File: flow/run.sh
#!/bin/bash
# the make line also repeats each setting of config.mk as NAME=value (left out here)
make -C /OpenROAD-flow-scripts/flow DESIGN_CONFIG=/design/flow/config.mk WORK_HOME=/design/flow/orfs CLKGATE_MAP_FILE= finish
File: flow/config.mk
export PLATFORM = sky130hd
export DESIGN_NAME = cpu_system
export DESIGN_NICKNAME = cpu_system
export VERILOG_FILES = /design/flow/design.v
export SDC_FILE = /design/flow/constraint.sdc
export NUM_CORES = 4
export LEC_CHECK = 0
export CAP_MARGIN = 35
export CELL_PAD_IN_SITES_GLOBAL_PLACEMENT = 1
export CORE_MARGIN = 2
export CORE_UTILIZATION = 61
export CTS_CLUSTER_SIZE = 15
export GPL_ROUTABILITY_DRIVEN = 0
export MIN_ROUTING_LAYER = met1
export PLACE_DENSITY_LB_ADDON = 0.01
export SETUP_SLACK_MARGIN = 0.02
export SLEW_MARGIN = 20
File: flow/constraint.sdc
create_clock -name core_clock -period 5.4 [get_ports {clk}]
set_input_delay 1.0800 -clock core_clock [delete_from_list [all_inputs] [get_ports {clk}]]
set_output_delay 1.0800 -clock core_clock [all_outputs]
set_load 0.01 [all_outputs]
File: flow/design.v
`timescale 1ns/100ps
module ALU (OPERAND1, OPERAND2, ALU_OP, ALU_RESULT, COMPARATOR);
    input [7:0] OPERAND1, OPERAND2;              
    input [2:0] ALU_OP;                          
    output reg [7:0] ALU_RESULT;                 
    output wire COMPARATOR;                      
    wire [7:0] TEMP_FWD, TEMP_ADD, TEMP_AND, TEMP_OR;  
    assign TEMP_FWD = OPERAND2;  
    assign TEMP_ADD = OPERAND1 + OPERAND2;  
    assign TEMP_AND = OPERAND1 & OPERAND2;  
    assign TEMP_OR =  OPERAND1 | OPERAND2;  
    always @ (*) 
    begin
        case (ALU_OP)
            3'b000: begin ALU_RESULT = TEMP_FWD; end
            3'b001: begin ALU_RESULT = TEMP_ADD; end
            3'b010: begin ALU_RESULT = TEMP_OR; end
            3'b011: begin ALU_RESULT = TEMP_AND; end
            default ALU_RESULT = 8'b0;
        endcase
    end
    assign COMPARATOR = ~(ALU_RESULT[0] | ALU_RESULT[1] | ALU_RESULT[2] | ALU_RESULT[3] | ALU_RESULT[4] | ALU_RESULT[5] |ALU_RESULT[6] | ALU_RESULT[7]);
endmodule
`timescale 1ns/100ps
module REG_file(REGWRITE, REGOUT1, REGOUT2, WRITEREG, READREG1, READREG2, WRITEENABLE, CLK, RESET);
input CLK, RESET, WRITEENABLE;                               
input [7:0] REGWRITE;                                        
input [2:0] WRITEREG, READREG1, READREG2;                    
output wire [7:0] REGOUT1, REGOUT2;                          
integer i;                                                   
reg [7:0] register_array [0:7];
always @ (posedge CLK) begin
    if(RESET) begin
        for(i=0; i<8; i=i+1) begin
            register_array[i] <= 8'd0;
        end
    end
    else if(WRITEENABLE) begin
        register_array[WRITEREG] <= REGWRITE;
    end
end   
assign REGOUT1 =  register_array[READREG1];
assign REGOUT2 =  register_array[READREG2];
endmodule
`timescale 1ns/100ps
module Control_unit(
    INSTRCT_ARRAY, newPC, PC, 
    IM_INPUT, PC_offset, 
    READREG1, READREG2, WRITEREG, ALU_OP, SHIFT_AMOUNT, 
    WRITEENABLE,  ImMUX_SELECT, InvtMUX_SELECT, jump_SELECT, BEQ_SELECT, BNE_SELECT, SELECT_32x1, 
    READENABLE_CACHE, WRITEENABLE_CACHE, CACHE_BUSYWAIT, RegFileInMUX_SEL, INSTRUCT_CACHE_BUSYWAIT, 
    CLK, RESET
);
input CLK, RESET, CACHE_BUSYWAIT, INSTRUCT_CACHE_BUSYWAIT;         
input [31:0] INSTRCT_ARRAY, newPC;                                 
output reg [31:0] PC;            
output reg [2:0]  ALU_OP;        
output reg [2:0] SELECT_32x1;    
output reg ImMUX_SELECT, InvtMUX_SELECT, jump_SELECT, BEQ_SELECT, BNE_SELECT, RegFileInMUX_SEL; 
output wire READENABLE_CACHE, WRITEENABLE_CACHE;   
output wire [2:0] READREG1, READREG2, WRITEREG, SHIFT_AMOUNT;
output wire  [7:0] IM_INPUT, PC_offset;   
output wire WRITEENABLE;                 
reg REG_WRITE, MEM_READ, MEM_WRITE;      
always @ (posedge CLK) begin
  if(RESET) begin
    PC <= 32'd0;
  end
  else if(!(CACHE_BUSYWAIT | INSTRUCT_CACHE_BUSYWAIT)) begin
    PC <= newPC;
  end
end
assign WRITEREG = INSTRCT_ARRAY[18:16];      
assign READREG1 = INSTRCT_ARRAY[10:8];       
assign READREG2 = INSTRCT_ARRAY[2:0];        
assign IM_INPUT = INSTRCT_ARRAY[7:0];        
assign PC_offset = INSTRCT_ARRAY[23:16];     
assign SHIFT_AMOUNT = INSTRCT_ARRAY[2:0];    
assign READENABLE_CACHE = MEM_READ & !INSTRUCT_CACHE_BUSYWAIT;
assign WRITEENABLE_CACHE = MEM_WRITE & !INSTRUCT_CACHE_BUSYWAIT;
assign WRITEENABLE = REG_WRITE & !(CACHE_BUSYWAIT | INSTRUCT_CACHE_BUSYWAIT);
always @ (*) begin
  ALU_OP = 3'b111;
  BNE_SELECT = 1'b0;
  BEQ_SELECT = 1'b0;
  jump_SELECT = 1'b0;
  InvtMUX_SELECT = 1'b0;
  ImMUX_SELECT = 1'b0;
  SELECT_32x1 = 3'b000;
  MEM_READ = 1'b0;
  MEM_WRITE = 1'b0;
  RegFileInMUX_SEL = 1'b0;
  REG_WRITE = 1'b0;
  case(INSTRCT_ARRAY[28:24])
    5'b00000: begin ALU_OP = 3'b000; REG_WRITE = 1'b1; end                                   
    5'b00001: begin ALU_OP = 3'b000; ImMUX_SELECT = 1'b1; REG_WRITE = 1'b1; end              
    5'b00010: begin ALU_OP = 3'b001; REG_WRITE = 1'b1; end                                   
    5'b00011: begin ALU_OP = 3'b001; InvtMUX_SELECT = 1'b1; REG_WRITE = 1'b1; end            
    5'b00100: begin ALU_OP = 3'b010; REG_WRITE = 1'b1; end                                   
    5'b00101: begin ALU_OP = 3'b011; REG_WRITE = 1'b1; end                                   
    5'b00110: begin jump_SELECT = 1'b1; end                                                  
    5'b00111: begin ALU_OP = 3'b001; BEQ_SELECT = 1'b1; InvtMUX_SELECT = 1'b1; end           
    5'b01000: begin ALU_OP = 3'b001; BNE_SELECT = 1'b1; InvtMUX_SELECT = 1'b1; end           
    5'b01001: begin SELECT_32x1 = 3'b001; REG_WRITE = 1'b1; end                              
    5'b01010: begin SELECT_32x1 = 3'b010; REG_WRITE = 1'b1; end                              
    5'b01011: begin SELECT_32x1 = 3'b011; REG_WRITE = 1'b1; end                              
    5'b01100: begin SELECT_32x1 = 3'b100; REG_WRITE = 1'b1; end                              
    5'b01101: begin ALU_OP = 3'b000; ImMUX_SELECT = 1'b1; MEM_READ = 1'b1; RegFileInMUX_SEL = 1'b1; REG_WRITE = 1'b1; end   
    5'b01110: begin ALU_OP = 3'b000; MEM_READ = 1'b1; RegFileInMUX_SEL = 1'b1; REG_WRITE = 1'b1; end                        
    5'b01111: begin ALU_OP = 3'b000; ImMUX_SELECT = 1'b1; MEM_WRITE = 1'b1; RegFileInMUX_SEL = 1'b1; end                    
    5'b10000: begin ALU_OP = 3'b000; MEM_WRITE = 1'b1; RegFileInMUX_SEL = 1'b1; end                                         
    default ;                                                                                
  endcase
end
endmodule
`timescale 1ns/100ps
module Inverter(INPUT, COMPLIMENT);
  input [7:0] INPUT;               
  output reg [7:0] COMPLIMENT;     
  always @ (*) begin
    COMPLIMENT = ~INPUT + 8'b00000001;
  end
endmodule
module Inverter_MUX(INPUT, INVRTD_INPUT, OUTPUT, InvtMUX_SELECT);
  input [7:0] INPUT, INVRTD_INPUT;         
  input InvtMUX_SELECT;                    
  output reg [7:0] OUTPUT;                 
  always @ (*) begin 
    if(InvtMUX_SELECT) begin OUTPUT = INVRTD_INPUT; end
    else begin OUTPUT = INPUT; end
  end
endmodule
module Immediate_MUX(IM_INPUT, INPUT, OUTPUT, ImMUX_SELECT);
  input [7:0] IM_INPUT, INPUT;           
  input ImMUX_SELECT;                    
  output reg [7:0] OUTPUT;               
  always @ (*) begin
    if(ImMUX_SELECT) begin OUTPUT = IM_INPUT; end
    else begin OUTPUT = INPUT; end
  end
endmodule
module PC_incrementer(PC, updatedPC);
  input [31:0] PC;
  output reg [31:0] updatedPC;    
  always @ (*) begin
    updatedPC = PC + 32'd4;
  end
endmodule
module PC_updater(updatedPC, PC_offset, offsettedPC);
  input [31:0] updatedPC;            
  input [7:0] PC_offset;             
  output reg [31:0] offsettedPC;     
  always @ (*) begin
    offsettedPC = updatedPC + {{24{PC_offset[7]}}, PC_offset, 2'b00};
  end
endmodule
module PC_MUX(updatedPC, offsettedPC, PC_SELECT, newPC);
  input [31:0] updatedPC, offsettedPC;         
  input PC_SELECT;                             
  output reg [31:0] newPC;                     
  always @ (*) begin
    if(PC_SELECT) begin
      newPC = offsettedPC;
    end
    else begin newPC = updatedPC; end
  end
endmodule
module SELECT_32x8_MUX(ALU_RESULT, LSL_SHIFTER_OUT, LSR_SHIFTER_OUT, ASR_SHIFTER_OUT, ROR_SHIFTER_OUT, SELECT_32x1, SELECT_32x1_MUXOUT);
  input [7:0] ALU_RESULT, LSL_SHIFTER_OUT, LSR_SHIFTER_OUT, ASR_SHIFTER_OUT, ROR_SHIFTER_OUT;    
  input [2:0] SELECT_32x1;                   
  output reg [7:0] SELECT_32x1_MUXOUT;       
  always @ (*) begin
    if(SELECT_32x1 == 3'b000) begin SELECT_32x1_MUXOUT = ALU_RESULT; end
    else if(SELECT_32x1 == 3'b001) begin SELECT_32x1_MUXOUT = LSL_SHIFTER_OUT; end
    else if(SELECT_32x1 == 3'b010) begin SELECT_32x1_MUXOUT = LSR_SHIFTER_OUT; end
    else if(SELECT_32x1 == 3'b011) begin SELECT_32x1_MUXOUT = ASR_SHIFTER_OUT; end
    else if(SELECT_32x1 == 3'b100) begin SELECT_32x1_MUXOUT = ROR_SHIFTER_OUT; end
    else begin SELECT_32x1_MUXOUT = ALU_RESULT; end
  end
endmodule
module REGIN_MUX(SELECT_32x1_MUXOUT, DataMem_READDATA, RegFileInMUX_SEL, REGWRITE_FINAL);
  input [7:0] SELECT_32x1_MUXOUT, DataMem_READDATA;    
  input RegFileInMUX_SEL;                              
  output reg [7:0] REGWRITE_FINAL;                     
  always @ (*) begin
    if(RegFileInMUX_SEL) begin
      REGWRITE_FINAL = DataMem_READDATA;
    end
    else begin
      REGWRITE_FINAL = SELECT_32x1_MUXOUT;
    end
  end
endmodule
`timescale 1ns/100ps
module MUX_2x1 (INPUT1, INPUT2, OUTPUT, SELECT );
    input INPUT1, INPUT2, SELECT;
    output wire OUTPUT;
    assign OUTPUT = (SELECT) ? INPUT1 : INPUT2;
endmodule
module barrelShifter_LSL( INPUT, SHIFTED_OUTPUT, SHIFT_AMOUNT);        
  input  [7:0] INPUT;                    
  output  [7:0] SHIFTED_OUTPUT;          
  input [2:0] SHIFT_AMOUNT;              
  wire [7:0] INTERIM_1,INTERIM_2;        
  MUX_2x1 MUX_C0R0 (1'b0,  INPUT[0], INTERIM_1[0], SHIFT_AMOUNT[0]); 
  MUX_2x1 MUX_C0R1 (INPUT[0], INPUT[1], INTERIM_1[1], SHIFT_AMOUNT[0]); 
  MUX_2x1 MUX_C0R2 (INPUT[1], INPUT[2], INTERIM_1[2], SHIFT_AMOUNT[0]); 
  MUX_2x1 MUX_C0R3 (INPUT[2], INPUT[3], INTERIM_1[3], SHIFT_AMOUNT[0]); 
  MUX_2x1 MUX_C0R4 (INPUT[3], INPUT[4], INTERIM_1[4], SHIFT_AMOUNT[0]); 
  MUX_2x1 MUX_C0R5 (INPUT[4], INPUT[5], INTERIM_1[5], SHIFT_AMOUNT[0]); 
  MUX_2x1 MUX_C0R6 (INPUT[5], INPUT[6], INTERIM_1[6], SHIFT_AMOUNT[0]); 
  MUX_2x1 MUX_C0R7 (INPUT[6], INPUT[7], INTERIM_1[7], SHIFT_AMOUNT[0]); 
  MUX_2x1 MUX_C1R0 (1'b0  , INTERIM_1[0], INTERIM_2[0], SHIFT_AMOUNT[1]); 
  MUX_2x1 MUX_C1R1 (1'b0  , INTERIM_1[1], INTERIM_2[1], SHIFT_AMOUNT[1]); 
  MUX_2x1 MUX_C1R2 (INTERIM_1[0], INTERIM_1[2], INTERIM_2[2], SHIFT_AMOUNT[1]); 
  MUX_2x1 MUX_C1R3 (INTERIM_1[1], INTERIM_1[3], INTERIM_2[3], SHIFT_AMOUNT[1]); 
  MUX_2x1 MUX_C1R4 (INTERIM_1[2], INTERIM_1[4], INTERIM_2[4], SHIFT_AMOUNT[1]); 
  MUX_2x1 MUX_C1R5 (INTERIM_1[3], INTERIM_1[5], INTERIM_2[5], SHIFT_AMOUNT[1]); 
  MUX_2x1 MUX_C1R6 (INTERIM_1[4], INTERIM_1[6], INTERIM_2[6], SHIFT_AMOUNT[1]); 
  MUX_2x1 MUX_C1R7 (INTERIM_1[5], INTERIM_1[7], INTERIM_2[7], SHIFT_AMOUNT[1]); 
  MUX_2x1 MUX_C2R0 (1'b0  , INTERIM_2[0], SHIFTED_OUTPUT[0], SHIFT_AMOUNT[2]); 
  MUX_2x1 MUX_C2R1 (1'b0  , INTERIM_2[1], SHIFTED_OUTPUT[1], SHIFT_AMOUNT[2]); 
  MUX_2x1 MUX_C2R2 (1'b0  , INTERIM_2[2], SHIFTED_OUTPUT[2], SHIFT_AMOUNT[2]); 
  MUX_2x1 MUX_C2R3 (1'b0  , INTERIM_2[3], SHIFTED_OUTPUT[3], SHIFT_AMOUNT[2]); 
  MUX_2x1 MUX_C2R4 (INTERIM_2[0], INTERIM_2[4], SHIFTED_OUTPUT[4], SHIFT_AMOUNT[2]); 
  MUX_2x1 MUX_C2R5 (INTERIM_2[1], INTERIM_2[5], SHIFTED_OUTPUT[5], SHIFT_AMOUNT[2]); 
  MUX_2x1 MUX_C2R6 (INTERIM_2[2], INTERIM_2[6], SHIFTED_OUTPUT[6], SHIFT_AMOUNT[2]); 
  MUX_2x1 MUX_C2R7 (INTERIM_2[3], INTERIM_2[7], SHIFTED_OUTPUT[7], SHIFT_AMOUNT[2]); 
endmodule
module barrelShifter_LSR( INPUT, SHIFTED_OUTPUT, SHIFT_AMOUNT);        
  input  [7:0] INPUT;                    
  output  [7:0] SHIFTED_OUTPUT;          
  input [2:0] SHIFT_AMOUNT;              
  wire [7:0] INTERIM_1,INTERIM_2;        
  MUX_2x1 MUX_C0R0 (1'b0,  INPUT[7], INTERIM_1[0], SHIFT_AMOUNT[0]); 
  MUX_2x1 MUX_C0R1 (INPUT[7], INPUT[6], INTERIM_1[1], SHIFT_AMOUNT[0]); 
  MUX_2x1 MUX_C0R2 (INPUT[6], INPUT[5], INTERIM_1[2], SHIFT_AMOUNT[0]); 
  MUX_2x1 MUX_C0R3 (INPUT[5], INPUT[4], INTERIM_1[3], SHIFT_AMOUNT[0]); 
  MUX_2x1 MUX_C0R4 (INPUT[4], INPUT[3], INTERIM_1[4], SHIFT_AMOUNT[0]); 
  MUX_2x1 MUX_C0R5 (INPUT[3], INPUT[2], INTERIM_1[5], SHIFT_AMOUNT[0]); 
  MUX_2x1 MUX_C0R6 (INPUT[2], INPUT[1], INTERIM_1[6], SHIFT_AMOUNT[0]); 
  MUX_2x1 MUX_C0R7 (INPUT[1], INPUT[0], INTERIM_1[7], SHIFT_AMOUNT[0]); 
  MUX_2x1 MUX_C1R0 (1'b0  , INTERIM_1[0], INTERIM_2[0], SHIFT_AMOUNT[1]); 
  MUX_2x1 MUX_C1R1 (1'b0  , INTERIM_1[1], INTERIM_2[1], SHIFT_AMOUNT[1]); 
  MUX_2x1 MUX_C1R2 (INTERIM_1[0], INTERIM_1[2], INTERIM_2[2], SHIFT_AMOUNT[1]); 
  MUX_2x1 MUX_C1R3 (INTERIM_1[1], INTERIM_1[3], INTERIM_2[3], SHIFT_AMOUNT[1]); 
  MUX_2x1 MUX_C1R4 (INTERIM_1[2], INTERIM_1[4], INTERIM_2[4], SHIFT_AMOUNT[1]); 
  MUX_2x1 MUX_C1R5 (INTERIM_1[3], INTERIM_1[5], INTERIM_2[5], SHIFT_AMOUNT[1]); 
  MUX_2x1 MUX_C1R6 (INTERIM_1[4], INTERIM_1[6], INTERIM_2[6], SHIFT_AMOUNT[1]); 
  MUX_2x1 MUX_C1R7 (INTERIM_1[5], INTERIM_1[7], INTERIM_2[7], SHIFT_AMOUNT[1]); 
  MUX_2x1 MUX_C2R0 (1'b0  , INTERIM_2[0], SHIFTED_OUTPUT[7], SHIFT_AMOUNT[2]); 
  MUX_2x1 MUX_C2R1 (1'b0  , INTERIM_2[1], SHIFTED_OUTPUT[6], SHIFT_AMOUNT[2]); 
  MUX_2x1 MUX_C2R2 (1'b0  , INTERIM_2[2], SHIFTED_OUTPUT[5], SHIFT_AMOUNT[2]); 
  MUX_2x1 MUX_C2R3 (1'b0  , INTERIM_2[3], SHIFTED_OUTPUT[4], SHIFT_AMOUNT[2]); 
  MUX_2x1 MUX_C2R4 (INTERIM_2[0], INTERIM_2[4], SHIFTED_OUTPUT[3], SHIFT_AMOUNT[2]); 
  MUX_2x1 MUX_C2R5 (INTERIM_2[1], INTERIM_2[5], SHIFTED_OUTPUT[2], SHIFT_AMOUNT[2]); 
  MUX_2x1 MUX_C2R6 (INTERIM_2[2], INTERIM_2[6], SHIFTED_OUTPUT[1], SHIFT_AMOUNT[2]); 
  MUX_2x1 MUX_C2R7 (INTERIM_2[3], INTERIM_2[7], SHIFTED_OUTPUT[0], SHIFT_AMOUNT[2]); 
endmodule
module barrelShifter_ASR( INPUT, SHIFTED_OUTPUT, SHIFT_AMOUNT);        
  input  [7:0] INPUT;                    
  output  [7:0] SHIFTED_OUTPUT;          
  input [2:0] SHIFT_AMOUNT;              
  wire [7:0] INTERIM_1,INTERIM_2;        
  MUX_2x1 MUX_C0R0 (INPUT[7],  INPUT[7], INTERIM_1[0], SHIFT_AMOUNT[0]); 
  MUX_2x1 MUX_C0R1 (INPUT[7], INPUT[6], INTERIM_1[1], SHIFT_AMOUNT[0]); 
  MUX_2x1 MUX_C0R2 (INPUT[6], INPUT[5], INTERIM_1[2], SHIFT_AMOUNT[0]); 
  MUX_2x1 MUX_C0R3 (INPUT[5], INPUT[4], INTERIM_1[3], SHIFT_AMOUNT[0]); 
  MUX_2x1 MUX_C0R4 (INPUT[4], INPUT[3], INTERIM_1[4], SHIFT_AMOUNT[0]); 
  MUX_2x1 MUX_C0R5 (INPUT[3], INPUT[2], INTERIM_1[5], SHIFT_AMOUNT[0]); 
  MUX_2x1 MUX_C0R6 (INPUT[2], INPUT[1], INTERIM_1[6], SHIFT_AMOUNT[0]); 
  MUX_2x1 MUX_C0R7 (INPUT[1], INPUT[0], INTERIM_1[7], SHIFT_AMOUNT[0]); 
  MUX_2x1 MUX_C1R0 (INPUT[7], INTERIM_1[0], INTERIM_2[0], SHIFT_AMOUNT[1]); 
  MUX_2x1 MUX_C1R1 (INPUT[7], INTERIM_1[1], INTERIM_2[1], SHIFT_AMOUNT[1]); 
  MUX_2x1 MUX_C1R2 (INTERIM_1[0], INTERIM_1[2], INTERIM_2[2], SHIFT_AMOUNT[1]); 
  MUX_2x1 MUX_C1R3 (INTERIM_1[1], INTERIM_1[3], INTERIM_2[3], SHIFT_AMOUNT[1]); 
  MUX_2x1 MUX_C1R4 (INTERIM_1[2], INTERIM_1[4], INTERIM_2[4], SHIFT_AMOUNT[1]); 
  MUX_2x1 MUX_C1R5 (INTERIM_1[3], INTERIM_1[5], INTERIM_2[5], SHIFT_AMOUNT[1]); 
  MUX_2x1 MUX_C1R6 (INTERIM_1[4], INTERIM_1[6], INTERIM_2[6], SHIFT_AMOUNT[1]); 
  MUX_2x1 MUX_C1R7 (INTERIM_1[5], INTERIM_1[7], INTERIM_2[7], SHIFT_AMOUNT[1]); 
  MUX_2x1 MUX_C2R0 (INPUT[7], INTERIM_2[0], SHIFTED_OUTPUT[7], SHIFT_AMOUNT[2]); 
  MUX_2x1 MUX_C2R1 (INPUT[7], INTERIM_2[1], SHIFTED_OUTPUT[6], SHIFT_AMOUNT[2]); 
  MUX_2x1 MUX_C2R2 (INPUT[7], INTERIM_2[2], SHIFTED_OUTPUT[5], SHIFT_AMOUNT[2]); 
  MUX_2x1 MUX_C2R3 (INPUT[7], INTERIM_2[3], SHIFTED_OUTPUT[4], SHIFT_AMOUNT[2]); 
  MUX_2x1 MUX_C2R4 (INTERIM_2[0], INTERIM_2[4], SHIFTED_OUTPUT[3], SHIFT_AMOUNT[2]); 
  MUX_2x1 MUX_C2R5 (INTERIM_2[1], INTERIM_2[5], SHIFTED_OUTPUT[2], SHIFT_AMOUNT[2]); 
  MUX_2x1 MUX_C2R6 (INTERIM_2[2], INTERIM_2[6], SHIFTED_OUTPUT[1], SHIFT_AMOUNT[2]); 
  MUX_2x1 MUX_C2R7 (INTERIM_2[3], INTERIM_2[7], SHIFTED_OUTPUT[0], SHIFT_AMOUNT[2]); 
endmodule
`timescale 1ns/100ps
module Rotate_Right(INPUT, SHIFTED_OUTPUT, SHIFT_AMOUNT);
    input [7:0] INPUT;                   
    input [2:0] SHIFT_AMOUNT;            
    output reg [7:0] SHIFTED_OUTPUT;     
    always @ (*) begin
      case(SHIFT_AMOUNT)
        3'b000: begin SHIFTED_OUTPUT = INPUT; end
        3'b001: begin SHIFTED_OUTPUT = {INPUT[0], INPUT[7:1]}; end
        3'b010: begin SHIFTED_OUTPUT = {INPUT[1:0], INPUT[7:2]}; end
        3'b011: begin SHIFTED_OUTPUT = {INPUT[2:0], INPUT[7:3]}; end
        3'b100: begin SHIFTED_OUTPUT = {INPUT[3:0], INPUT[7:4]}; end
        3'b101: begin SHIFTED_OUTPUT = {INPUT[4:0], INPUT[7:5]}; end
        3'b110: begin SHIFTED_OUTPUT = {INPUT[5:0], INPUT[7:6]}; end
        3'b111: begin SHIFTED_OUTPUT = {INPUT[6:0], INPUT[7]}; end
      endcase
    end
endmodule
`timescale 1ns/100ps
module CPU(PC, INSTRCT_ARRAY, CLK, RESET, READENABLE_CACHE, WRITEENABLE_CACHE, ALU_RESULT, REGOUT1, CACHE_READDATA, CACHE_BUSYWAIT, INSTRUCT_CACHE_BUSYWAIT,
           RET_VALID, RF_WE, RF_WADDR, RF_WDATA);
    input [31:0] INSTRCT_ARRAY;                                          
    input CLK, RESET, CACHE_BUSYWAIT, INSTRUCT_CACHE_BUSYWAIT;           
    input [7:0] CACHE_READDATA;                                          
    output [31:0] PC;                    
    output wire READENABLE_CACHE, WRITEENABLE_CACHE;   
    output wire [7:0] ALU_RESULT, REGOUT1;             
    output wire RET_VALID, RF_WE;
    output wire [2:0] RF_WADDR;
    output wire [7:0] RF_WDATA;
    wire [7:0]   REGOUT2, OPERAND1, OPERAND2,   REGWRITE_FINAL;    
    wire [7:0] SHIFT_LSL, SHIFT_LSR, SHIFT_ASR, SHIFT_ROR, LSL_SHIFTER_OUT, LSR_SHIFTER_OUT, ASR_SHIFTER_OUT, ROR_SHIFTER_OUT;
    wire [7:0] COMPLIMENT, Inverter_MUX_OUT, IM_INPUT, PC_offset;
    wire [7:0] SELECT_32x1_MUXOUT;       
    wire [2:0] READREG1, READREG2, WRITEREG, ALU_OP, SHIFT_AMOUNT;
    wire [2:0] SELECT_32x1;                
    wire WRITEENABLE, bneAND_OUT, InvtMUX_SELECT, ImMUX_SELECT, PC_SELECT, COMPARATOR, beqAND_OUT, jump_SELECT, BEQ_SELECT, BNE_SELECT;
    wire RegFileInMUX_SEL;          
    wire [31:0] updatedPC, offsettedPC, newPC;     
    assign SHIFT_LSL = REGOUT1;   
    assign SHIFT_LSR = REGOUT1;   
    assign SHIFT_ASR = REGOUT1;   
    assign  SHIFT_ROR = REGOUT1;     
    PC_incrementer myPC_Incrementer(PC, updatedPC);
    PC_updater myPC_updater(updatedPC, PC_offset, offsettedPC);
    PC_MUX myPC_MUX(updatedPC, offsettedPC, PC_SELECT, newPC);
    Control_unit myControl_unit(
        INSTRCT_ARRAY, newPC, PC, 
        IM_INPUT, PC_offset, 
        READREG1, READREG2, WRITEREG, ALU_OP, SHIFT_AMOUNT, 
        WRITEENABLE,  ImMUX_SELECT, InvtMUX_SELECT, jump_SELECT, BEQ_SELECT, BNE_SELECT, SELECT_32x1, 
        READENABLE_CACHE, WRITEENABLE_CACHE, CACHE_BUSYWAIT, RegFileInMUX_SEL, INSTRUCT_CACHE_BUSYWAIT, 
        CLK, RESET );
    REG_file myREG_file(REGWRITE_FINAL, REGOUT1, REGOUT2, WRITEREG, READREG1, READREG2, WRITEENABLE, CLK, RESET);
    Inverter myInverter(REGOUT2, COMPLIMENT);
    Inverter_MUX myInverter_MUX(REGOUT2, COMPLIMENT, Inverter_MUX_OUT, InvtMUX_SELECT);
    Immediate_MUX myImmediate_MUX(IM_INPUT, Inverter_MUX_OUT, OPERAND2, ImMUX_SELECT); 
    barrelShifter_LSL myBarrelShifter_LSL(SHIFT_LSL, LSL_SHIFTER_OUT, SHIFT_AMOUNT);
    barrelShifter_LSR myBarrelShifter_LSR(SHIFT_LSR, LSR_SHIFTER_OUT, SHIFT_AMOUNT);
    barrelShifter_ASR myBarrelShifter_ASR(SHIFT_ASR, ASR_SHIFTER_OUT, SHIFT_AMOUNT);
    Rotate_Right myRotate_Right(SHIFT_ROR, ROR_SHIFTER_OUT, SHIFT_AMOUNT);
    ALU myALU(REGOUT1, OPERAND2, ALU_OP, ALU_RESULT, COMPARATOR);
    SELECT_32x8_MUX mySELECT_32x8_MUX(ALU_RESULT, LSL_SHIFTER_OUT, LSR_SHIFTER_OUT, ASR_SHIFTER_OUT, ROR_SHIFTER_OUT, SELECT_32x1, SELECT_32x1_MUXOUT);
    REGIN_MUX myREGIN_MUX(SELECT_32x1_MUXOUT, CACHE_READDATA, RegFileInMUX_SEL, REGWRITE_FINAL);
    and myAND_BEQ(beqAND_OUT, COMPARATOR, BEQ_SELECT);
    and myAND_BNE(bneAND_OUT, ~COMPARATOR, BNE_SELECT); 
    or myOR(PC_SELECT, beqAND_OUT, bneAND_OUT, jump_SELECT);
    assign RET_VALID = !(CACHE_BUSYWAIT | INSTRUCT_CACHE_BUSYWAIT);
    assign RF_WE = WRITEENABLE;
    assign RF_WADDR = WRITEREG;
    assign RF_WDATA = REGWRITE_FINAL;
endmodule
`timescale 1ns/100ps
module Cache_Controller(ADDRESS, CACHE_WRITEDATA, MEM_READDATA, MEM_BUSYWAIT, READENABLE_CACHE, WRITEENABLE_CACHE,
                        MEM_ADDRESS, MEM_WRITEDATA, READENABLE_MEM, WRITEENABLE_MEM, CACHE_BUSYWAIT, CACHE_READDATA,
                        CLK, RESET);
    input CLK, RESET;
    input READENABLE_CACHE, WRITEENABLE_CACHE, MEM_BUSYWAIT;
    input [7:0] CACHE_WRITEDATA, ADDRESS;
    input [31:0] MEM_READDATA;
    output wire CACHE_BUSYWAIT ; 
    output reg READENABLE_MEM, WRITEENABLE_MEM;
    output reg [7:0] CACHE_READDATA;
    output reg [31:0] MEM_WRITEDATA;
    output reg [5:0] MEM_ADDRESS;
    wire Cache_HIT;                      
    reg [31:0] Cache_table [7:0];        
    reg [2:0] Tag_array [7:0];           
    reg [7:0] ValidBit_array;            
    reg [7:0] DirtyBit_array;            
    wire [2:0] TAG;
    wire VALID, DIRTY;
    assign TAG = Tag_array[ADDRESS[4:2]];             
    assign VALID = ValidBit_array[ADDRESS[4:2]];      
    assign DIRTY = DirtyBit_array[ADDRESS[4:2]];      
    assign Cache_HIT = (TAG == ADDRESS[7:5] && VALID) ? 1'b1 : 1'b0;
    assign CACHE_BUSYWAIT = (READENABLE_CACHE || WRITEENABLE_CACHE) && !Cache_HIT;
    always @ (*) begin
        case(ADDRESS[1:0])
            2'b00: begin CACHE_READDATA = Cache_table[ADDRESS[4:2]][7:0]; end
            2'b01: begin CACHE_READDATA = Cache_table[ADDRESS[4:2]][15:8]; end
            2'b10: begin CACHE_READDATA = Cache_table[ADDRESS[4:2]][23:16]; end
            default: begin CACHE_READDATA = Cache_table[ADDRESS[4:2]][31:24]; end
        endcase
    end  
    parameter IDLE = 2'b00, MEM_READ = 2'b01, MEM_WRITEBACK = 2'b10;
    reg [1:0] state, next_state;
    always @ (*)
    begin
        case (state)
            IDLE:
                if((READENABLE_CACHE || WRITEENABLE_CACHE) && !DIRTY && !Cache_HIT)  
                    next_state = MEM_READ;
                else if((READENABLE_CACHE || WRITEENABLE_CACHE) && DIRTY && !Cache_HIT)
                    next_state = MEM_WRITEBACK;
                else
                    next_state = IDLE;
            MEM_READ:
                if (!MEM_BUSYWAIT)
                    next_state = IDLE;
                else  
                    next_state = MEM_READ;
            MEM_WRITEBACK:
                if(!MEM_BUSYWAIT)
                    next_state = MEM_READ;
                else
                    next_state = MEM_WRITEBACK;
            default:
                next_state = IDLE;
        endcase
    end
    always @ (*)
    begin
        case(state)
            MEM_READ: 
            begin
                READENABLE_MEM = 1'b1;                       
                WRITEENABLE_MEM = 1'b0;                      
                MEM_ADDRESS = ADDRESS[7:2];                  
                MEM_WRITEDATA = 32'd0;
            end
            MEM_WRITEBACK:
            begin
                READENABLE_MEM = 1'b0;                       
                WRITEENABLE_MEM = 1'b1;                      
                MEM_ADDRESS = {TAG, ADDRESS[4:2]};           
                MEM_WRITEDATA = Cache_table[ADDRESS[4:2]];   
            end
            default:
            begin
                READENABLE_MEM = 1'b0;                       
                WRITEENABLE_MEM = 1'b0;                      
                MEM_ADDRESS = 6'd0;
                MEM_WRITEDATA = 32'd0;
            end
        endcase
    end
    always @(posedge CLK)
    begin
        if(RESET) begin
            state <= IDLE;
            ValidBit_array <= 8'd0;
            DirtyBit_array <= 8'd0;
        end
        else begin
            state <= next_state;
            if(state == IDLE && Cache_HIT && WRITEENABLE_CACHE)
                DirtyBit_array[ADDRESS[4:2]] <= 1'b1;
            if(state == MEM_READ && !MEM_BUSYWAIT) begin
                DirtyBit_array[ADDRESS[4:2]] <= 1'b0;
                ValidBit_array[ADDRESS[4:2]] <= 1'b1;
            end
        end
    end
    always @(posedge CLK)
    begin
        if(!RESET) begin
            if(state == IDLE && Cache_HIT && WRITEENABLE_CACHE) begin
                case(ADDRESS[1:0])
                    2'b11: begin Cache_table[ADDRESS[4:2]][31:24] <= CACHE_WRITEDATA; end
                    2'b10: begin Cache_table[ADDRESS[4:2]][23:16] <= CACHE_WRITEDATA; end
                    2'b01: begin Cache_table[ADDRESS[4:2]][15:8] <= CACHE_WRITEDATA; end
                    default: begin Cache_table[ADDRESS[4:2]][7:0] <= CACHE_WRITEDATA; end
                endcase
            end
            if(state == MEM_READ && !MEM_BUSYWAIT) begin
                Cache_table[ADDRESS[4:2]] <= MEM_READDATA;
                Tag_array[ADDRESS[4:2]] <= ADDRESS[7:5];
            end
        end
    end
endmodule
`timescale 1ns/100ps
module Instruct_Cache_Controller(INSTRUCT_ADDRESS, INSTRUCT_MEM_BUSYWAIT, INSTRUCT_MEM_READDATA, INSTRUCT_CACHE_BUSYWAIT, INSTRUCT_MEM_READENABLE, INSTRUCTION, INSTRUCT_MEM_ADDRESS, CLK, RESET);
    input CLK, RESET;
    input INSTRUCT_MEM_BUSYWAIT; 
    input [9:0] INSTRUCT_ADDRESS;
    input [127:0] INSTRUCT_MEM_READDATA;
    output wire INSTRUCT_CACHE_BUSYWAIT;
    output reg INSTRUCT_MEM_READENABLE;
    output reg [31:0] INSTRUCTION;
    output reg [5:0] INSTRUCT_MEM_ADDRESS;
    wire Cache_HIT;                     
    reg [127:0] Cache_table [7:0];        
    reg [2:0] Tag_array [7:0];           
    reg [7:0] ValidBit_array;            
    wire [2:0] TAG;
    wire VALID;
    assign TAG = Tag_array[INSTRUCT_ADDRESS[6:4]];             
    assign VALID = ValidBit_array[INSTRUCT_ADDRESS[6:4]];      
    assign Cache_HIT = (TAG == INSTRUCT_ADDRESS[9:7] && VALID) ? 1'b1 : 1'b0;
    assign INSTRUCT_CACHE_BUSYWAIT = !Cache_HIT;
    always @ (*) begin
        case(INSTRUCT_ADDRESS[3:2])
            2'b00: begin INSTRUCTION = Cache_table[INSTRUCT_ADDRESS[6:4]][31:0]; end
            2'b01: begin INSTRUCTION = Cache_table[INSTRUCT_ADDRESS[6:4]][63:32]; end
            2'b10: begin INSTRUCTION = Cache_table[INSTRUCT_ADDRESS[6:4]][95:64]; end
            default: begin INSTRUCTION = Cache_table[INSTRUCT_ADDRESS[6:4]][127:96]; end
        endcase
    end  
    always @ (posedge CLK) begin
        if(RESET) begin
            ValidBit_array <= 8'd0;
            INSTRUCT_MEM_READENABLE <= 1'b0;
            INSTRUCT_MEM_ADDRESS <= 6'd0;
        end
        else if(INSTRUCT_MEM_READENABLE) begin
            if(!INSTRUCT_MEM_BUSYWAIT) begin
                ValidBit_array[INSTRUCT_ADDRESS[6:4]] <= 1'b1;                   
                INSTRUCT_MEM_READENABLE <= 1'b0;                                 
            end
        end
        else if(!Cache_HIT) begin
            INSTRUCT_MEM_READENABLE <= 1'b1;
            INSTRUCT_MEM_ADDRESS <= INSTRUCT_ADDRESS[9:4];
        end
    end
    always @ (posedge CLK) begin
        if(!RESET && INSTRUCT_MEM_READENABLE && !INSTRUCT_MEM_BUSYWAIT) begin
            Cache_table[INSTRUCT_ADDRESS[6:4]] <= INSTRUCT_MEM_READDATA;    
            Tag_array[INSTRUCT_ADDRESS[6:4]] <= INSTRUCT_ADDRESS[9:7];      
        end
    end
endmodule
`timescale 1ns/100ps
module cpu_system(
    input          clk,
    input          reset,
    output         imem_read,
    output [5:0]   imem_addr,
    input  [127:0] imem_rdata,
    input          imem_busywait,
    output         dmem_read,
    output         dmem_write,
    output [5:0]   dmem_addr,
    output [31:0]  dmem_wdata,
    input  [31:0]  dmem_rdata,
    input          dmem_busywait,
    output         ret_valid,
    output [31:0]  ret_pc,
    output         ret_rf_we,
    output [2:0]   ret_rf_waddr,
    output [7:0]   ret_rf_wdata
);
    wire [31:0] PC, INSTRUCTION;
    wire [7:0] ALU_RESULT, REGOUT1, CACHE_READDATA;
    wire READENABLE_CACHE, WRITEENABLE_CACHE, CACHE_BUSYWAIT, INSTRUCT_CACHE_BUSYWAIT;
    CPU myCPU(PC, INSTRUCTION, clk, reset, READENABLE_CACHE, WRITEENABLE_CACHE, ALU_RESULT, REGOUT1, CACHE_READDATA, CACHE_BUSYWAIT, INSTRUCT_CACHE_BUSYWAIT,
              ret_valid, ret_rf_we, ret_rf_waddr, ret_rf_wdata);
    Instruct_Cache_Controller myInstruct_Cache_Controller(PC[9:0], imem_busywait, imem_rdata, INSTRUCT_CACHE_BUSYWAIT, imem_read, INSTRUCTION, imem_addr, clk, reset);
    Cache_Controller myCache_Controller(ALU_RESULT, REGOUT1, dmem_rdata, dmem_busywait, READENABLE_CACHE, WRITEENABLE_CACHE,
                                        dmem_addr, dmem_wdata, dmem_read, dmem_write, CACHE_BUSYWAIT, CACHE_READDATA,
                                        clk, reset);
    assign ret_pc = PC;
endmodule
==> results.py, run 1 <==
# Metrics from the implementation run
metrics = {
    "outcome": {
        "status": "failed layout checks",
        "failed_checks": "negative setup slack",
    },
    "clocking": {
        "clk_pin_slew_worst_paths_ps": 60,
        "htreeDepth": 3,
        "cts_max_path_buffers": 3,
        "numCtsBuffers": 115,
        "clock_latency_ps": 700,
        "cts.sink_count": 1203,
        "tritoncts": "done",
        "clock-root-buffer": "clkbuf_16",
    },
    "hold_path": {
        "holdPathStages": 2,
        "hp-start": "myCache_Controller.ValidBit_array[7]",
        "hp-class": "register to register",
        "whs_endpoint": "myCache_Controller.ValidBit_array[7]",
    },
    "global_routing": {
        "grt_max_degree": 79,
        "grt_pass1_vias": 38602,
        "antenna_found_initial": 17,
        "grt_pass1_wl_um": 240000,
        "gr-total-overflow": 0,
        "gr-usage-all-layers": 0.360,
    },
    "route": {
        "drt-pass1-iter-count": 6,
        "drt_iter0_drc": 4759,
        "wire_per_inst_um": 28.9,
        "vias": 37974,
        "drc": 0,
        "routed_wirelength_um": 168000,
        "detail-route-antenna-nets": 0,
        "via_per_inst": 6.53,
    },
    "power": {
        "seqPwrFrac": 0.444,
        "seq-power_mw": 10.3,
        "p_sw_frac": 0.263,
        "comb_cell_power_mw": 4.69,
        "p_sw_mw": 6.11,
        "peakVddDrop_mv": 0.458,
        "pwr-share-comb": 0.201,
        "powerClk_mw": 8.27,
        "p_int_mw": 17.2,
        "p_leak_nw": 25.1,
        "clkPwrFrac": 0.355,
        "powerDensity_nw_per_um2": 331,
        "maxPowerGroup": "registers",
    },
    "sta": {
        "period_minus_slack_ps": 8600,
        "slew_viol_final": 0,
        "slew_headroom": 0.448,
        "finClkSkew_ps": 47.1,
        "fin_crit_sh": 1.59,
        "hold_viol_final": 0,
        "postLayoutSetupSlackWorst_ps": -3200,
        "max_freq_ghz": 0.116,
        "setup_tns_ps": -1072380,
        "setup_violations": 535,
        "rsz0062_at_grt": "true",
        "worstMarginPinSlew_ps": 827,
    },
    "placement": {
        "postPlaceCellArea_um2": 62600,
        "dp_cells": 5395,
        "hpwl_um": 101000,
        "io_buffers": 221,
    },
    "critical_path": {
        "crit_arrival_ps": 7520,
        "rr_worst_depth": 35,
        "critPathCapture": "ret_rf_wdata[0]",
        "end_kind": "output pin",
        "path_depth": 33,
        "r2r-end": "myCache_Controller.Cache_table[6][16]",
        "cpLargestDelayFamily": "AND-OR/OR-AND gates",
        "worst-path-buf-inv": 11,
        "worst_ep_required_time_ps": 4320,
        "r2r_slack_ps": -2300,
        "slowest_stage": "or4_4",
        "cp_max_fo": 8,
        "path_class": "register to output pin",
        "cp_slowest_stage_delay_ps": 580,
        "worst_setup_path_start_kind": "register",
        "crit_top_cell": "buf_6",
    },
    "yosys": {
        "ys_ff": 1203,
        "ys_sh_aoi": 0.0751,
        "common_cells": "edfxtp_1, nand2_1, mux2i_1",
        "synth_adder_area_share": 0.0159,
        "ys_sh_xor": 0.0116,
        "synthDistinctLibCells": 117,
        "most_common_cell": "edfxtp_1",
        "ys_sh_mux": 0.124,
        "async_reset_ff_frac": 0,
        "ff_type": "edfxtp_1",
        "topCellsByArea": "edfxtp_1, mux4_2, mux2i_1, nand2_1, dfxtp_1",
        "ys_seq_frac": 0.661,
        "syn_avg_cell_area_um2": 15.0,
        "simple_gate_share": 0.0880,
        "top_area_cell": "edfxtp_1",
        "ys_warn_count": 14,
        "top_cell_area_share": 0.636,
        "yosys_cells": 3587,
        "edf_count": 1136,
        "syn-cell-area_um2": 53600,
        "ys_top_logic_family": "multiplexers",
        "yosys-stat-area_um2": 53600,
        "synthCells": 3587,
    },
    "cells_and_area": {
        "logic_area_um2": 19100,
        "nets": 4776,
        "seqCellArea_um2": 35500,
        "fillerInstances": 4393,
        "stdcell_count": 5811,
        "syn_to_final_growth_pct": 31.2,
        "fin_area_um2": 70400,
    },
    "floorplan": {
        "initial_utilization": 0.616,
        "die_w_um": 301,
        "ios": 256,
        "dieHeight_um": 301,
        "rows": 108,
        "core-area_um2": 87000,
        "dieArea_um2": 90300,
    },
    "run": {
        "tool_warnings": 83,
        "cap_violations": 0,
    },
}
final cells by class:
type,count,share of cell area
repair buffers,1039,0.144
multi-input cells,2120,0.272
well taps,1155,0.0205
clock inverters,64,0.0102
inverters,67,0.00395
clock buffers,153,0.0449
diodes,10,0.000356
flip-flops and latches,1203,0.504
stage by stage:
step / utilization / total power, mW / hold slack, ps / worst slack (ps)
5_1_grt: 0.809 / 23.8 / 510 / -3340
4_1_cts: 0.794 / 22.7 / 478 / -2980
2_1_floorplan: - / 12.2 / 429 / -1900
3_5_place_dp: 0.720 / 13.8 / 462 / -2980
3_3_place_gp: 0.717 / 13.8 / 442 / -2920
6_report: 0.809 / 23.3 / 473 / -3200
repair_timing:
item / 4_1_cts / 5_1_grt
pin swaps: 115 / 122
hold buffers: 0 / 0
endpoints found under the setup margin: 535 / 535
buffers inserted: 153 / 74
gates cloned: 8 / 5
gates resized: 488 / 217
layer usage:
| layer | track usage | vias to the layer above | part of all wire | wire (um) |
|---|---|---|---|---|
| li1 | - | 16022 | - | - |
| met1 | 0.451 | 18844 | 0.35 | 58400 |
| met2 | 0.600 | 2508 | 0.49 | 83100 |
| met3 | 0.0677 | 586 | 0.10 | 16800 |
| met4 | 0.189 | 14 | 0.058 | 9710 |
| met5 | 0 | - | 0.00053 | 89 |
==> inputs of run 2 (changes only) <==
CAP_MARGIN = 40   (was 35)
CELL_PAD_IN_SITES_GLOBAL_PLACEMENT = default   (was 1)
CORE_UTILIZATION = 70   (was 61)
CTS_CLUSTER_DIAMETER = 352   (was default)
CTS_CLUSTER_SIZE = 17   (was 15)
GPL_ROUTABILITY_DRIVEN = default   (was 0)
MIN_ROUTING_LAYER = default   (was met1)
PLACE_DENSITY_LB_ADDON = 0.0   (was 0.01)
SETUP_SLACK_MARGIN = 1.29   (was 0.02)
TNS_END_PERCENT = 10   (was default)
==> run 2 against run 1 <==
  * The run now fails in global routing (5_1_grt)
  * Area after synthesis is the same
  * Die area shrank 13%
  * Synthesized cell count is the same
==> results.py, run 2 <==
# Metrics from the implementation run
metrics = {
    "outcome": {
        "status": "did not finish",
        "stop_stage": "global routing (5_1_grt)",
    },
    "yosys": {
        "ys_top_logic_family": "multiplexers",
        "ff_type": "edfxtp_1",
        "ys_sh_mux": 0.124,
        "synth_adder_area_share": 0.0159,
        "syn-cell-area_um2": 53600,
        "yosys-stat-area_um2": 53600,
        "edf_count": 1136,
        "async_reset_ff_frac": 0,
        "ys_sh_xor": 0.0116,
        "yosys_cells": 3587,
        "ys_ff": 1203,
        "simple_gate_share": 0.0880,
        "ys_warn_count": 14,
        "common_cells": "edfxtp_1, nand2_1, mux2i_1",
        "topCellsByArea": "edfxtp_1, mux4_2, mux2i_1, nand2_1, dfxtp_1",
        "synthCells": 3587,
        "top_area_cell": "edfxtp_1",
        "syn_avg_cell_area_um2": 15.0,
        "ys_sh_aoi": 0.0751,
        "ys_seq_frac": 0.661,
        "top_cell_area_share": 0.636,
        "most_common_cell": "edfxtp_1",
        "synthDistinctLibCells": 117,
    },
    "floorplan": {
        "rows": 101,
        "core-area_um2": 75900,
        "initial_utilization": 0.706,
        "die_w_um": 281,
        "dieHeight_um": 281,
        "dieArea_um2": 78900,
        "ios": 256,
    },
    "placement": {
        "place_congestion": 1.01,
        "hpwl_um": 113000,
        "io_buffers": 221,
        "pre_cts_slack_ps": -3140,
        "postPlaceCellArea_um2": 61400,
    },
    "clocking": {
        "numCtsBuffers": 80,
        "clock-root-buffer": "clkbuf_16",
        "htreeDepth": 3,
        "cts_max_path_buffers": 3,
        "cts.sink_count": 1203,
    },
}
[run 2: through the flow]
| step | hold WS, ps | instances | power [mW] |
|---|---|---|---|
| CTS | 525 | 5525 | 20.3 |
| detailed placement | 472 | 5274 | 13.7 |
| global placement | 444 | 5271 | 13.6 |
| floorplan | 429 | 3588 | 12.0 |
[run 2: timing repair]
item / 4_1_cts
pin swaps: 101
cloned: 9
hold buffers: 0
gates resized: 547
endpoints found under the hold margin: 0
setup endpoints to repair: 798
setup buffers: 102
==> inputs of run 3 (changes only) <==
CAP_MARGIN = 20   (was 40)
CORE_UTILIZATION = 66   (was 70)
CTS_CLUSTER_DIAMETER = default   (was 352)
CTS_CLUSTER_SIZE = 50   (was 17)
PLACE_DENSITY_LB_ADDON = default   (was 0.0)
SETUP_SLACK_MARGIN = 1.42   (was 1.29)
TNS_END_PERCENT = default   (was 10)
==> run 3 against run 2 <==
  * Now fails the layout checks on negative setup slack
  * Synthesized cell count did not move
  * Area after synthesis unchanged
  * Die area up 6.0%
==> results.py, run 3 <==
# Metrics from the implementation run
metrics = {
    "outcome": {
        "status": "failed layout checks",
        "failed_checks": "negative setup slack",
    },
    "critical_path": {
        "cp_slowest_stage_delay_ps": 480,
        "worst_setup_path_start_kind": "register",
        "cpLargestDelayFamily": "AND-OR/OR-AND gates",
        "rr_worst_depth": 45,
        "r2r_slack_ps": -3250,
        "path_depth": 35,
        "startpoint": "myCPU.myControl_unit.PC[3]",
        "end_kind": "output pin",
        "crit_top_cell": "buf_6",
        "worst-path-buf-inv": 12,
        "path_class": "register to output pin",
        "critPathCapture": "ret_rf_wdata[7]",
        "worst_ep_required_time_ps": 4320,
        "slowest_stage": "or4_4",
        "crit_arrival_ps": 7590,
        "r2r-end": "myCPU.myControl_unit.PC[10]",
        "cp_max_fo": 5,
    },
    "placement": {
        "io_buffers": 221,
        "hpwl_um": 106000,
        "place_congestion": 0.970,
    },
    "power": {
        "total_power_mw": 23.5,
        "seq-power_mw": 10.3,
        "pwr-share-comb": 0.205,
        "p_leak_nw": 25.1,
        "seqPwrFrac": 0.440,
        "p_sw_frac": 0.272,
        "clkPwrFrac": 0.356,
        "powerDensity_nw_per_um2": 333,
        "comb_cell_power_mw": 4.81,
        "peakVddDrop_mv": 0.417,
        "p_sw_mw": 6.40,
        "maxPowerGroup": "registers",
        "p_int_mw": 17.1,
        "powerClk_mw": 8.36,
    },
    "yosys": {
        "topCellsByArea": "edfxtp_1, mux4_2, mux2i_1, nand2_1, dfxtp_1",
        "common_cells": "edfxtp_1, nand2_1, mux2i_1",
        "syn_avg_cell_area_um2": 15.0,
        "edf_count": 1136,
        "syn-cell-area_um2": 53600,
        "ys_top_logic_family": "multiplexers",
        "ff_type": "edfxtp_1",
        "synthDistinctLibCells": 117,
        "top_area_cell": "edfxtp_1",
        "top_cell_area_share": 0.636,
        "synth_adder_area_share": 0.0159,
        "async_reset_ff_frac": 0,
        "ys_seq_frac": 0.661,
        "yosys-stat-area_um2": 53600,
        "ys_ff": 1203,
        "ys_sh_aoi": 0.0751,
        "yosys_cells": 3587,
        "ys_sh_xor": 0.0116,
        "simple_gate_share": 0.0880,
        "synthCells": 3587,
        "most_common_cell": "edfxtp_1",
        "ys_sh_mux": 0.124,
        "ys_warn_count": 14,
    },
    "clocking": {
        "clock_latency_ps": 710,
        "clk_pin_slew_worst_paths_ps": 70,
        "numCtsBuffers": 111,
        "cts.sink_count": 1203,
        "htreeDepth": 3,
        "clock-root-buffer": "clkbuf_16",
        "tritoncts": "done",
        "cts_max_path_buffers": 3,
    },
    "global_routing": {
        "grt_pass1_vias": 40525,
        "gr-usage-all-layers": 0.451,
        "antenna_found_initial": 17,
        "gr-total-overflow": 0,
        "grt_max_degree": 77,
        "grt_pass1_wl_um": 272000,
    },
    "sta": {
        "max_freq_ghz": 0.115,
        "rsz0062_at_grt": "true",
        "slew_viol_final": 0,
        "hold_viol_final": 0,
        "slew_headroom": 0.230,
        "period_minus_slack_ps": 8670,
        "fin_crit_sh": 1.61,
        "postLayoutSetupSlackWorst_ps": -3270,
        "worstMarginPinSlew_ps": 1150,
        "finClkSkew_ps": 58.1,
        "setup_violations": 535,
    },
    "route": {
        "detail-route-antenna-nets": 0,
        "routed_wirelength_um": 197000,
        "vias": 41430,
        "drt-pass1-iter-count": 9,
        "drt_iter0_drc": 7531,
        "via_per_inst": 7.23,
        "wire_per_inst_um": 34.4,
        "drc": 0,
    },
    "hold_path": {
        "holdPathStages": 2,
        "hp-class": "register to register",
        "hp-start": "myCache_Controller.ValidBit_array[7]",
        "whs_endpoint": "myCache_Controller.ValidBit_array[7]",
    },
    "cells_and_area": {
        "syn_to_final_growth_pct": 31.6,
        "nets": 4786,
        "fin_util": 0.876,
    },
    "floorplan": {
        "dieArea_um2": 83600,
        "dieHeight_um": 289,
        "ios": 256,
        "core-area_um2": 80500,
        "initial_utilization": 0.666,
        "rows": 104,
        "die_w_um": 289,
    },
    "run": {
        "cap_violations": 0,
        "tool_warnings": 88,
    },
}
run 3: layout make-up:
type                    count  area (um2)
flip-flops and latches   1203       35500
multi-input cells        2119       19200
repair buffers           1053       10500
fillers                  3095        9950
clock buffers             136        2910
well taps                1060        1330
clock inverters            71         837
inverters                  67         284
diodes                     17        42.5
repair inverters            1        8.76
run 3: metal layers:
layer	share of wire	wire, um	global-route usage	vias up
met4	0.083	16300	0.267	10
met2	0.47	92500	0.727	4359
li1	-	-	-	16040
met5	0.00035	69	0	-
met1	0.31	60800	0.568	19863
met3	0.14	27300	0.101	1158
run 3: timing repair:
item	4_1_cts	5_1_grt
gates resized	510	183
setup endpoints to repair	798	798
gates cloned	9	1
pin swaps	112	92
hold buffers	0	0
setup buffers	131	57
run 3: through the flow:
step,hold WS [ps],instances,cell area (um2),setup slack [ps],TNS (ps)
5_1_grt,523,5719,70600,-3350,-1246080
2_1_floorplan,429,3588,55100,-1900,-1101660
4_1_cts,485,5652,69200,-3010,-1013770
3_5_place_dp,452,5305,62900,-2930,-1032600
3_3_place_gp,447,5305,62900,-2850,-980220
6_report,512,5727,70600,-3270,-1212810
==> inputs of run 4 (changes only) <==
CAP_MARGIN = 40   (was 20)
CORE_UTILIZATION = 72   (was 66)
CTS_CLUSTER_DIAMETER = 352   (was default)
CTS_CLUSTER_SIZE = 17   (was 50)
HOLD_SLACK_MARGIN = 0.27   (was default)
PLACE_DENSITY_LB_ADDON = 0.0   (was default)
SETUP_SLACK_MARGIN = -0.49   (was 1.42)
TNS_END_PERCENT = 10   (was default)
clock period = 7.86 ns   (was 5.4 ns; I/O delays follow)
==> run 4 against run 3 <==
  * Still fails the layout checks on negative setup slack
  * Clock power decreased by about 50%
  * Sequential share of layout area increased by 4.8 points
  * Final cell count decreased by 7.8%
  * Utilization decreased by 0.71 points
  * Worst setup slack improved by 2000 ps
  * Flip-flop count unchanged
  * Critical path depth unchanged
  * Highest routed layer unchanged
  * Via count decreased by 3.8%
  * Non-clock buffer count decreased by 276
==> results.py, run 4 <==
# Metrics from the implementation run
metrics = {
    "global_routing": {
        "grt_max_degree": 100,
        "gr-usage-all-layers": 0.458,
        "antenna_found_initial": 24,
        "grt_pass1_vias": 38488,
        "grt_pass1_wl_um": 255000,
        "gr-total-overflow": 0,
    },
    "critical_path": {
        "rr_worst_depth": 37,
        "slowest_stage": "or4_4",
        "path_depth": 35,
        "critPathCapture": "ret_rf_wdata[4]",
        "r2r-end": "myCache_Controller.Cache_table[4][10]",
        "crit_arrival_ps": 7560,
        "startpoint": "myCPU.myControl_unit.PC[3]",
        "crit_top_cell": "buf_4",
        "cp_slowest_stage_delay_ps": 570,
        "worst-path-buf-inv": 10,
        "path_class": "register to output pin",
        "end_kind": "output pin",
        "worst_ep_required_time_ps": 6290,
        "worst_setup_path_start_kind": "register",
        "r2r_slack_ps": -380,
        "cp_max_fo": 8,
        "reg2reg_from": "myCPU.myControl_unit.PC[3]",
        "cpLargestDelayFamily": "AND-OR/OR-AND gates",
    },
    "yosys": {
        "yosys_cells": 3587,
        "ys_sh_aoi": 0.0751,
        "edf_count": 1136,
        "synth_adder_area_share": 0.0159,
        "ff_type": "edfxtp_1",
        "simple_gate_share": 0.0880,
        "ys_top_logic_family": "multiplexers",
        "synthDistinctLibCells": 117,
        "syn_avg_cell_area_um2": 15.0,
        "yosys-stat-area_um2": 53600,
        "async_reset_ff_frac": 0,
        "topCellsByArea": "edfxtp_1, mux4_2, mux2i_1, nand2_1, dfxtp_1",
        "ys_ff": 1203,
        "ys_seq_frac": 0.661,
        "top_cell_area_share": 0.636,
        "ys_sh_mux": 0.124,
        "synthCells": 3587,
        "ys_sh_xor": 0.0116,
        "top_area_cell": "edfxtp_1",
        "most_common_cell": "edfxtp_1",
        "syn-cell-area_um2": 53600,
        "ys_warn_count": 14,
        "common_cells": "edfxtp_1, nand2_1, mux2i_1",
    },
    "clocking": {
        "clk_pin_slew_worst_paths_ps": 80,
        "tritoncts": "done",
        "cts_max_path_buffers": 3,
        "clock_latency_ps": 670,
        "htreeDepth": 3,
        "clock-root-buffer": "clkbuf_16",
        "numCtsBuffers": 80,
        "cts.sink_count": 1203,
    },
    "outcome": {
        "failed_checks": "negative setup slack",
        "status": "failed layout checks",
    },
    "route": {
        "vias": 39851,
        "drt-pass1-iter-count": 7,
        "drc": 0,
        "routed_wirelength_um": 185000,
        "wire_per_inst_um": 34.9,
        "detail-route-antenna-nets": 0,
        "drt_iter0_drc": 7589,
        "via_per_inst": 7.54,
    },
    "floorplan": {
        "core-area_um2": 74100,
        "ios": 256,
        "die_w_um": 277,
        "initial_utilization": 0.724,
        "dieArea_um2": 76700,
        "rows": 100,
        "dieHeight_um": 277,
    },
    "cells_and_area": {
        "seqCellArea_um2": 35500,
        "fin_util": 0.869,
        "logic_area_um2": 17900,
        "fillerInstances": 3098,
        "nets": 4477,
        "syn_to_final_growth_pct": 20.0,
    },
    "sta": {
        "rsz0062_at_grt": "true",
        "worstMarginPinSlew_ps": 1370,
        "hold_viol_final": 0,
        "holdWs_ps": 484,
        "max_freq_ghz": 0.109,
        "finClkSkew_ps": 43.4,
        "postLayoutSetupSlackWorst_ps": -1270,
        "slew_viol_final": 0,
        "fin_crit_sh": 1.16,
        "slew_headroom": 0.0833,
        "setup_violations": 304,
        "period_minus_slack_ps": 9130,
    },
    "run": {
        "tool_warnings": 85,
        "cap_violations": 0,
    },
    "power": {
        "clkPwrFrac": 0.301,
        "powerDensity_nw_per_um2": 216,
        "p_sw_frac": 0.272,
        "maxPowerGroup": "registers",
        "p_leak_nw": 22.4,
        "seq-power_mw": 7.09,
        "powerClk_mw": 4.20,
        "pwr-share-comb": 0.190,
        "comb_cell_power_mw": 2.65,
        "peakVddDrop_mv": 0.247,
        "p_sw_mw": 3.79,
        "seqPwrFrac": 0.509,
        "p_int_mw": 10.1,
    },
    "placement": {
        "hpwl_um": 100000,
        "place_congestion": 0.985,
        "io_buffers": 221,
    },
    "hold_path": {
        "hp-class": "register to register",
        "holdPathStages": 2,
        "whs_endpoint": "myCache_Controller.ValidBit_array[1]",
        "hp-start": "myCache_Controller.ValidBit_array[1]",
    },
}
[run 4: area by class of cell]
type | count | share of cell area
clock buffer | 127 | 0.0342
clock inverter | 4 | 0.00111
timing repair buffer | 777 | 0.112
multi-input combinational | 2118 | 0.278
inverter | 67 | 0.00412
antenna | 18 | 0.000700
sequential | 1203 | 0.551
tap | 969 | 0.0188
[run 4: repair_timing]
action	CTS	global route
pin swaps	72	70
buffers inserted	61	35
hold buffers	0	0
gates resized	290	163
setup endpoints to repair	92	123
gates cloned	4	0
[run 4: metal layers]
metal,vias to the layer above,GRT usage,part of all wire
li1,15381,-,-
met5,-,0,0.00044
met4,14,0.277,0.085
met3,1181,0.113,0.15
met1,18854,0.571,0.30
met2,4421,0.734,0.46
[run 4: through the flow]
stage	total power [mW]	TNS [ps]	instance area, um2	setup WS, ps	std cells
final	13.9	-76640	64400	-1270	5283
after floorplan	8.26	-154000	53700	-1520	3588
after global placement	9.24	-63920	59700	-1360	5025
after detailed placement	9.31	-112920	59900	-1510	5038
after global routing	14.1	-155310	64400	-1440	5281
after CTS	13.4	-31750	63500	-1210	5231
==> inputs of run 5 (changes only) <==
CAP_MARGIN = 20   (was 40)
CELL_PAD_IN_SITES_DETAIL_PLACEMENT = 2   (was default)
CORE_UTILIZATION = 67   (was 72)
CTS_CLUSTER_DIAMETER = default   (was 352)
CTS_CLUSTER_SIZE = default   (was 17)
GPL_ROUTABILITY_DRIVEN = 0   (was default)
GPL_TIMING_DRIVEN = 1   (was default)
HOLD_SLACK_MARGIN = default   (was 0.27)
MIN_ROUTING_LAYER = met2   (was default)
PLACE_DENSITY_LB_ADDON = default   (was 0.0)
SETUP_SLACK_MARGIN = default   (was -0.49)
TNS_END_PERCENT = 50   (was 10)
clock period = 9.0 ns   (was 7.86 ns; I/O delays follow)
==> run 5 against run 4 <==
  * The flow now stops in detailed placement (3_5_place_dp)
  * Die area increased by 7.4%
  * Synthesized cell count unchanged
  * Area after synthesis unchanged
==> results.py, run 5 <==
# Metrics from the implementation run
metrics = {
    "yosys": {
        "topCellsByArea": "edfxtp_1, mux4_2, mux2i_1, nand2_1, dfxtp_1",
        "yosys-stat-area_um2": 53600,
        "edf_count": 1136,
        "synthDistinctLibCells": 117,
        "ys_seq_frac": 0.661,
        "ys_sh_xor": 0.0116,
        "top_area_cell": "edfxtp_1",
        "ys_warn_count": 14,
        "syn_avg_cell_area_um2": 15.0,
        "ys_sh_aoi": 0.0751,
        "yosys_cells": 3587,
        "top_cell_area_share": 0.636,
        "syn-cell-area_um2": 53600,
        "simple_gate_share": 0.0880,
        "ys_ff": 1203,
        "ys_top_logic_family": "multiplexers",
        "synth_adder_area_share": 0.0159,
        "synthCells": 3587,
        "ys_sh_mux": 0.124,
        "async_reset_ff_frac": 0,
        "common_cells": "edfxtp_1, nand2_1, mux2i_1",
        "ff_type": "edfxtp_1",
        "most_common_cell": "edfxtp_1",
    },
    "floorplan": {
        "dieHeight_um": 287,
        "core-area_um2": 79100,
        "initial_utilization": 0.678,
        "die_w_um": 287,
        "dieArea_um2": 82300,
        "rows": 103,
        "ios": 256,
    },
    "placement": {
        "io_buffers": 221,
    },
    "outcome": {
        "stop_stage": "detailed placement (3_5_place_dp)",
        "status": "did not finish",
        "error": "[ERROR DPL-0033] detailed placement checks failed during check placement.",
    },
}
-- run 5: metrics by stage --
stage                   area, um2  power (mW)  setup slack (ps)  hold slack (ps)  TNS [ps]
after floorplan             53700        7.21              -612              429    -60610
after global placement      59100        7.98              -385              444     -2140
==> inputs of run 6 (changes only) <==
CELL_PAD_IN_SITES_DETAIL_PLACEMENT = default   (was 2)
CORE_UTILIZATION = 40   (was 67)
GPL_ROUTABILITY_DRIVEN = default   (was 0)
GPL_TIMING_DRIVEN = default   (was 1)
MIN_ROUTING_LAYER = default   (was met2)
TNS_END_PERCENT = default   (was 50)
clock period = 10.0 ns   (was 9.0 ns; I/O delays follow)
==> run 6 against run 5 <==
  * The run now finishes clean
  * Die area grew 66%
  * Synthesized cell count is the same
  * Area after synthesis is the same
==> results.py, run 6 <==
# Metrics from the implementation run
metrics = {
    "critical_path": {
        "path_class": "register to output pin",
        "cp_slowest_stage_delay_ps": 580,
        "path_depth": 32,
        "worst-path-buf-inv": 9,
        "slowest_stage": "mux4_2",
        "worst_setup_path_start_kind": "register",
        "r2r-end": "myCache_Controller.Cache_table[4][10]",
        "end_kind": "output pin",
        "cpLargestDelayFamily": "AND-OR/OR-AND gates",
        "cp_max_fo": 22,
        "critPathCapture": "ret_rf_wdata[6]",
        "crit_top_cell": "buf_4",
        "crit_arrival_ps": 7670,
        "rr_worst_depth": 29,
        "worst_ep_required_time_ps": 8000,
        "r2r_slack_ps": 1550,
    },
    "sta": {
        "slew_viol_final": 0,
        "holdWs_ps": 463,
        "slew_headroom": 0.208,
        "period_minus_slack_ps": 9670,
        "finClkSkew_ps": 94.9,
        "fin_crit_sh": 0.967,
        "worstMarginPinSlew_ps": 1180,
        "hold_viol_final": 0,
        "max_freq_ghz": 0.103,
        "setup_tns_ps": 0,
        "setup_violations": 0,
    },
    "global_routing": {
        "gr-total-overflow": 0,
        "gr-usage-all-layers": 0.213,
        "grt_pass1_wl_um": 218000,
        "antenna_found_initial": 16,
        "grt_max_degree": 65,
        "grt_pass1_vias": 33123,
    },
    "route": {
        "routed_wirelength_um": 148000,
        "via_per_inst": 5.67,
        "wl_met2_um": 71400,
        "drc": 0,
        "detail-route-antenna-nets": 0,
        "drt_iter0_drc": 3264,
        "drt-pass1-iter-count": 6,
        "wire_per_inst_um": 25.1,
        "highest_layer": "met5",
        "wl_met1_um": 60400,
        "vias": 33327,
        "wl_met3_um": 11100,
    },
    "yosys": {
        "async_reset_ff_frac": 0,
        "syn_avg_cell_area_um2": 15.0,
        "ys_sh_mux": 0.124,
        "synthCells": 3587,
        "top_cell_area_share": 0.636,
        "synth_adder_area_share": 0.0159,
        "top_area_cell": "edfxtp_1",
        "ys_seq_frac": 0.661,
        "ys_sh_xor": 0.0116,
        "syn-cell-area_um2": 53600,
        "yosys-stat-area_um2": 53600,
        "simple_gate_share": 0.0880,
        "most_common_cell": "edfxtp_1",
        "ys_warn_count": 14,
        "topCellsByArea": "edfxtp_1, mux4_2, mux2i_1, nand2_1, dfxtp_1",
        "ys_top_logic_family": "multiplexers",
        "yosys_cells": 3587,
        "ff_type": "edfxtp_1",
        "common_cells": "edfxtp_1, nand2_1, mux2i_1",
        "edf_count": 1136,
        "ys_ff": 1203,
        "ys_sh_aoi": 0.0751,
        "synthDistinctLibCells": 117,
    },
    "cells_and_area": {
        "nets": 4233,
        "syn_to_final_growth_pct": 18.8,
        "seqCellArea_um2": 35500,
        "logic_area_um2": 17200,
        "fillerInstances": 11525,
    },
    "power": {
        "p_leak_nw": 21.4,
        "p_sw_frac": 0.257,
        "seq-power_mw": 5.58,
        "maxPowerGroup": "registers",
        "p_sw_mw": 2.98,
        "powerClk_mw": 4.45,
        "peakVddDrop_mv": 0.174,
        "pwr-share-comb": 0.137,
        "p_int_mw": 8.63,
        "comb_cell_power_mw": 1.59,
        "clkPwrFrac": 0.383,
        "seqPwrFrac": 0.480,
        "powerDensity_nw_per_um2": 182,
    },
    "clocking": {
        "clock_latency_ps": 780,
        "cts.sink_count": 1203,
        "cts_max_path_buffers": 3,
        "htreeDepth": 3,
        "tritoncts": "done",
        "clock-root-buffer": "clkbuf_16",
        "numCtsBuffers": 121,
        "clk_pin_slew_worst_paths_ps": 60,
    },
    "hold_path": {
        "whs_endpoint": "myInstruct_Cache_Controller.ValidBit_array[2]",
        "hp-class": "register to register",
        "holdPathStages": 2,
        "hp-start": "myInstruct_Cache_Controller.ValidBit_array[2]",
    },
    "placement": {
        "hpwl_um": 94400,
        "io_buffers": 221,
        "place_congestion": 0.881,
    },
    "run": {
        "cap_violations": 0,
        "tool_warnings": 81,
    },
    "floorplan": {
        "ios": 256,
        "rows": 134,
        "dieHeight_um": 370,
        "initial_utilization": 0.402,
        "core-area_um2": 133000,
        "die_w_um": 370,
        "dieArea_um2": 137000,
    },
    "outcome": {
        "status": "timing/DRC/antenna clean",
    },
}
-- run 6: timing repair --
item,CTS,global route
setup buffers,36,19
gates cloned,1,0
hold buffers,0,0
pin swaps,16,25
setup endpoints to repair,24,16
gates resized,39,52
-- run 6: cell type report --
cell class                      instances  area share
Sequential cell                      1203       0.557
Timing Repair Buffer                  492      0.0724
Multi-Input combinational cell       2118       0.271
Clock inverter                         87      0.0124
Tap cell                             1768      0.0347
Clock buffer                          141      0.0489
Antenna cell                            5    0.000196
Inverter                               67     0.00405
-- run 6: per-stage QoR --
| step | cells | area, um2 | setup slack [ps] | power [mW] | util |
|---|---|---|---|---|---|
| 6_report | 5881 | 63700 | 335 | 11.6 | 0.478 |
| 5_1_grt | 5878 | 63700 | -24.1 | 12.0 | 0.478 |
| 4_1_cts | 5857 | 63300 | 4.50 | 11.6 | 0.475 |
| 3_5_place_dp | 5592 | 58900 | -83.1 | 7.15 | 0.442 |
| 3_3_place_gp | 5592 | 58900 | -39.6 | 7.14 | 0.442 |
| 2_1_floorplan | 3588 | 53600 | 170 | 6.49 | - |
-- run 6: metal layers --
layer | global-route usage | vias to the layer above
met5 | 0 | -
met4 | 0.0673 | 24
met3 | 0.0458 | 305
met2 | 0.354 | 1177
met1 | 0.280 | 16878
li1 | - | 14943
Power is estimated from default activity; no workload was simulated.
